// top
module top (
    input clk,                   
    input mode,                  
    input song,                  
    input plus,                  
    input minus,                 
    input rst,                   
    input set,                   
    input refer,                 
    input player1,               
    input player2,               
    output reg [8:0] rope,       
    output reg [1:0] sel,        
    output reg [1:0] ledr,       
    output reg [1:0] ledg,       
    output reg [1:0] ledb,       
    output reg [3:0] ledop,      
    output reg [7:0] segdata1,   
    output reg [7:0] segdata0,   
    output reg [7:0] seg,        
    output reg [7:0] sel8,       
    output reg ledplayer1,       
    output reg ledplayer2,       
    output reg buzzer,           
    output reg round_indicator_1, 
    output reg round_indicator_2 
);
Size: roughly 4900 cells after synthesis, about 68 I/O pins.
Settings: LEC_CHECK=0, CAP_MARGIN=20, CORE_MARGIN=2, CORE_UTILIZATION=58, SLEW_MARGIN=20; clock period 5.43 ns.
run.sh (not shown) runs the stock make flow with config.mk's settings and CLKGATE_MAP_FILE=.
Edit:
- CORE_UTILIZATION: 58 -> 59
- clock period: 5.43 -> 5.09 ns (I/O delays scaled with it)
=>
- This time the run ran to the end with violations: setup timing
- sequential power climbs by a few percent
- clock-buffer cell count is lower by 21
- total power is higher by roughly a tenth
- flip-flop count stays the same
- die area is lower slightly
Edit:
- CORE_UTILIZATION: 59 -> 69
- CTS_CLUSTER_DIAMETER: default -> 253
- PLACE_DENSITY: default -> 0.6
- clock period: 5.09 -> 5.66 ns (I/O delays scaled with it)
This time the run went through all stages and came out clean.
Synthesized cell count does not change.
Sequential cell count is unchanged.
Routed wire length rose by about 0.36%.
Count of clock-buffer cells in the layout rose by 14.
Sequential share of layout area grows by 0.82 points.
Combinational power fell by 11%.
Edit:
- CORE_UTILIZATION: 69 -> 37
- CTS_CLUSTER_DIAMETER: 253 -> default
- clock period: 5.66 -> 11.3 ns (I/O delays scaled with it)
What happened: The new run went through all stages and came out clean. First-iteration DRC count is lower by 15%. Setup slack improved by 3.5 ns. Clock skew shrinks by 0.0093 ns.

* * *

## run a
top again, from the RTL that the note above started with.
Settings: LEC_CHECK=0, CAP_MARGIN=5, CORE_MARGIN=2, CORE_UTILIZATION=72, CTS_CLUSTER_DIAMETER=357, HOLD_SLACK_MARGIN=-0.04, PLACE_DENSITY=0.6, SETUP_SLACK_MARGIN=0.22, SLEW_MARGIN=20; clock period 4.33 ns.
Final checks on run a, whose flow otherwise completed, came back failing, citing setup timing.
### run a -> run b
# run a
export LEC_CHECK = 0
export CAP_MARGIN = 5
export CORE_MARGIN = 2
export CORE_UTILIZATION = 72
export CTS_CLUSTER_DIAMETER = 357
export HOLD_SLACK_MARGIN = -0.04
export PLACE_DENSITY = 0.6
export SETUP_SLACK_MARGIN = 0.22
export SLEW_MARGIN = 20
create_clock -name core_clock -period 4.33 [get_ports {clk}]
# run b
export LEC_CHECK = 0
export ABC_AREA = 1
export CAP_MARGIN = 20
export CORE_MARGIN = 2
export CORE_UTILIZATION = 72
export CTS_CLUSTER_DIAMETER = 133
export PLACE_DENSITY_LB_ADDON = 0.01
export SETUP_SLACK_MARGIN = 1.24
export SLEW_MARGIN = 20
create_clock -name core_clock -period 4.33 [get_ports {clk}]
Results
- Of run a and run b, the run reporting the higher core box area was run b.
- Higher mapped cell area was reported by run b, not run a.
- For run b, the flow was terminated by a tool error in global routing (5_1_grt) and produced no final design.
- Finished, but not clean: run a, with setup timing.
- Taking run a as the reference, in run b count of cells resized by post-cts repair increased by about 600% relative to the old numbers; number of setup buffers added after CTS increased by 192 relative to the old numbers; cell count after synthesis increased by 762 relative to the old numbers; CTS buffer count decreased by 1 relative to the old numbers.
- Diff run a -> run b | number of unique standard cell types used by synthesis | down by more than 10%

* * *

Setup of lagoon:
Starting RTL as in the previous note.
Design top, start of the top module:
module top (
    input clk,                   
    input mode,                  
    input song,                  
    input plus,                  
    input minus,                 
    input rst,                   
    input set,                   
    input refer,                 
    input player1,               
    input player2,               
    output reg [8:0] rope,       
    output reg [1:0] sel,        
    output reg [1:0] ledr,       
    output reg [1:0] ledg,       
    output reg [1:0] ledb,       
    output reg [3:0] ledop,      
    output reg [7:0] segdata1,   
    output reg [7:0] segdata0,   
    output reg [7:0] seg,        
    output reg [7:0] sel8,       
    output reg ledplayer1,       
    output reg ledplayer2,       
    output reg buzzer,           
    output reg round_indicator_1, 
    output reg round_indicator_2 
);
wire playsong;                   
wire song_pulse;                 
wire mode_pulse;                 
wire plus_pulse;                 
wire minus_pulse;                
wire set_pulse;                  
wire refer_pulse;                
wire player1_pulse;              
wire player2_pulse;              
wire [1:0] led_slowgreen;        
wire [3:0] led_midyellow;        
wire [1:0] led_fastred;          
wire [8:0] led_rope_afk1;        
wire [1:0] led_win_afk1;         
wire [1:0] led_test_afk1;        
wire [8:0] led_rope_afk2;        
wire [1:0] led_win_afk2;         
wire [1:0] led_test_afk2;        
reg gameoverflag;                    
reg win1;                        
reg win2;                        
reg draw;                        
reg winflag_1;                   
reg winflag_2;                   
reg buzzerflag;                  
reg [1:0] modereg;               
reg [3:0] cycle;                 
reg [2:0] scan;                  
reg [3:0] score1;                
reg [3:0] score2;                
reg [3:0] win;                   
reg [3:0] now_round_reg1;        
reg [3:0] now_round_reg0;        
  ...
Settings: LEC_CHECK=0, CAP_MARGIN=30, CORE_MARGIN=2, CORE_UTILIZATION=72, CTS_CLUSTER_SIZE=41, HOLD_SLACK_MARGIN=0.27, PLACE_DENSITY_LB_ADDON=0.0, SETUP_SLACK_MARGIN=1.5, SLEW_MARGIN=20; clock period 6.83 ns.
Edits applied to the flow inputs when going from lagoon to pepper:
Settings: putting CELL_PAD_IN_SITES_DETAIL_PLACEMENT at 1 where nothing was set; putting TNS_END_PERCENT at 80 where nothing was set; clearing PLACE_DENSITY_LB_ADDON, which used to be 0.0; swapping 30 for 5 in CAP_MARGIN; putting GPL_ROUTABILITY_DRIVEN at 1 where nothing was set; putting CORE_ASPECT_RATIO at 0.52 where nothing was set; swapping 2 for 4 in CORE_MARGIN; swapping 41 for 13 in CTS_CLUSTER_SIZE; clearing SETUP_SLACK_MARGIN, which used to be 1.5; putting GPL_TIMING_DRIVEN at 0 where nothing was set; swapping 20 for 0 in SLEW_MARGIN; clearing HOLD_SLACK_MARGIN, which used to be 0.27; swapping 72 for 16 in CORE_UTILIZATION; putting MAX_ROUTING_LAYER at met4 where nothing was set.
Notes after the runs:
NOTE count of standard-cell rows lagoon->pepper increased by more than half. lagoon → pepper: worst path setup slack after routing decreased by 1250 ps relative to the old numbers, share of cell area taken by flip-flops and latches decreased by 2.3 points relative to the old numbers, achievable frequency decreased by 35 MHz relative to the old numbers. The run showing the smaller portion of total power attributed to the clock network is pepper. From lagoon to pepper the numbers moved as follows: placer congestion estimate held steady; power saw an increase; post-detailed-route wirelength per cell now sits lower; wire length of the first global-routing pass shows an increase of 51 mm; via count of the first global-routing pass rose 6.5%.
### pepper -> juniper
Settings: setting ABC_AREA to 1 for the first time; changing MAX_ROUTING_LAYER from met4 to met5; changing TNS_END_PERCENT from 80 to 90; changing CAP_MARGIN from 5 to 10; changing CORE_ASPECT_RATIO from 0.52 to 0.75; changing CTS_CLUSTER_SIZE from 13 to 24.
Findings:
- Cmp pepper and juniper / routed wirelength normalized by instance count / lower: juniper
- Total power of the final layout: juniper better than pepper
- Combinational power: juniper < pepper
diff inputs: juniper => maple
Settings: CORE_ASPECT_RATIO removed (was 0.75); MAX_ROUTING_LAYER changed from met5 to met4; CELL_PAD_IN_SITES_DETAIL_PLACEMENT changed from 1 to 0; GPL_TIMING_DRIVEN removed (was 0); CORE_UTILIZATION changed from 16 to 70; SLEW_MARGIN changed from 0 to 20; ABC_AREA removed (was 1); TNS_END_PERCENT changed from 90 to 80; CTS_CLUSTER_SIZE removed (was 24); CAP_MARGIN changed from 10 to 30; the clock period (ns, I/O delays scaled along) changed from 6.83 to 4.51.
==> comparison <==
maple finished all stages; layout check result: FAIL, due to negative setup slack. What maple reported for routed length on met2 has to be multiplied by 1.2 to get the figure for juniper. Compare maple and juniper | part of the total power dissipated in the clock network lower: maple. maple vs juniper: number of clock buffers inserted by TritonCTS down. Looking at data arrival time of the critical path, maple sits 1130 ps below juniper. More vias were needed by juniper than by maple. maple vs. juniper: final non-filler cell area went down by about 5%. [compare] base=juniper new=maple: footprint of the multi-input gates increased by 6.5% relative to the old numbers, die area lost 77%, non-clock inverter instance count of the final layout moved down.
[inputs] yarrow vs maple
Settings: PLACE_DENSITY now 0.6, previously not set; CORE_MARGIN now 2, was 4; GPL_ROUTABILITY_DRIVEN no longer set, was 1; CORE_UTILIZATION now 40, was 70; TNS_END_PERCENT no longer set, was 80; CELL_PAD_IN_SITES_DETAIL_PLACEMENT no longer set, was 0; CAP_MARGIN now 20, was 30; MAX_ROUTING_LAYER no longer set, was met4; the clock period (ns, I/O delays scaled along) now 5.01, was 4.51.
Notes after the runs:
- Against maple, total die size in yarrow came out worse.
- Delta (yarrow minus maple): actual slew at the worst max-slew pin higher; simple-gate share of the synthesized area saw little to no change; wire length on met1 shows an increase of 8.4%; hold slack lost 27 ps.
- The layout from yarrow, despite a flow that completed every stage, fails the layout checks, with the failing checks listed as negative setup slack.
- Summary — register-to-register path setup slack, yarrow relative to maple: higher, by 500 ps.
- maple -> yarrow: routed wire length decreased by a few percent
- In yarrow the portion of total power attributed to combinational logic turned out 1.0 points lower than in maple.
Inputs modified between yarrow and tundra:
Settings: CTS_CLUSTER_DIAMETER: unset -> 357; CORE_UTILIZATION: 40 -> 66; the clock period (ns, I/O delays scaled along): 5.01 -> 5.78.
--- outcome ---
tundra against yarrow; number of filler cells placed in the layout is down by more than half. | fraction of the mapped netlist area in compound gates | tundra vs yarrow | ≈ equal |. Clock group power shrinks by more than 10% when moving from yarrow to tundra. For tundra, the path category of the worst min-delay check was flip-flop to flip-flop, unlike yarrow, where it was input port to asynchronous set/reset pin. On buffer share of cell area: between tundra and yarrow, it ends up lower for tundra. Looking at count of antenna diodes in the layout, tundra sits 1 lower than yarrow does. tundra against yarrow; non-clock buffer count in the final layout is down by more than a quarter. Taking yarrow as the reference, in tundra worst setup slack went up, clock period minus final worst setup slack climbed 320 ps, synthesized-area fraction occupied by xor and xnor cells held steady, first-pass GRT wire length fell 2.6 mm. tundra went all the way through the flow, and no timing, DRC or antenna check failed. Total power: tundra better than yarrow.
Power and IR drop assume default switching activity.
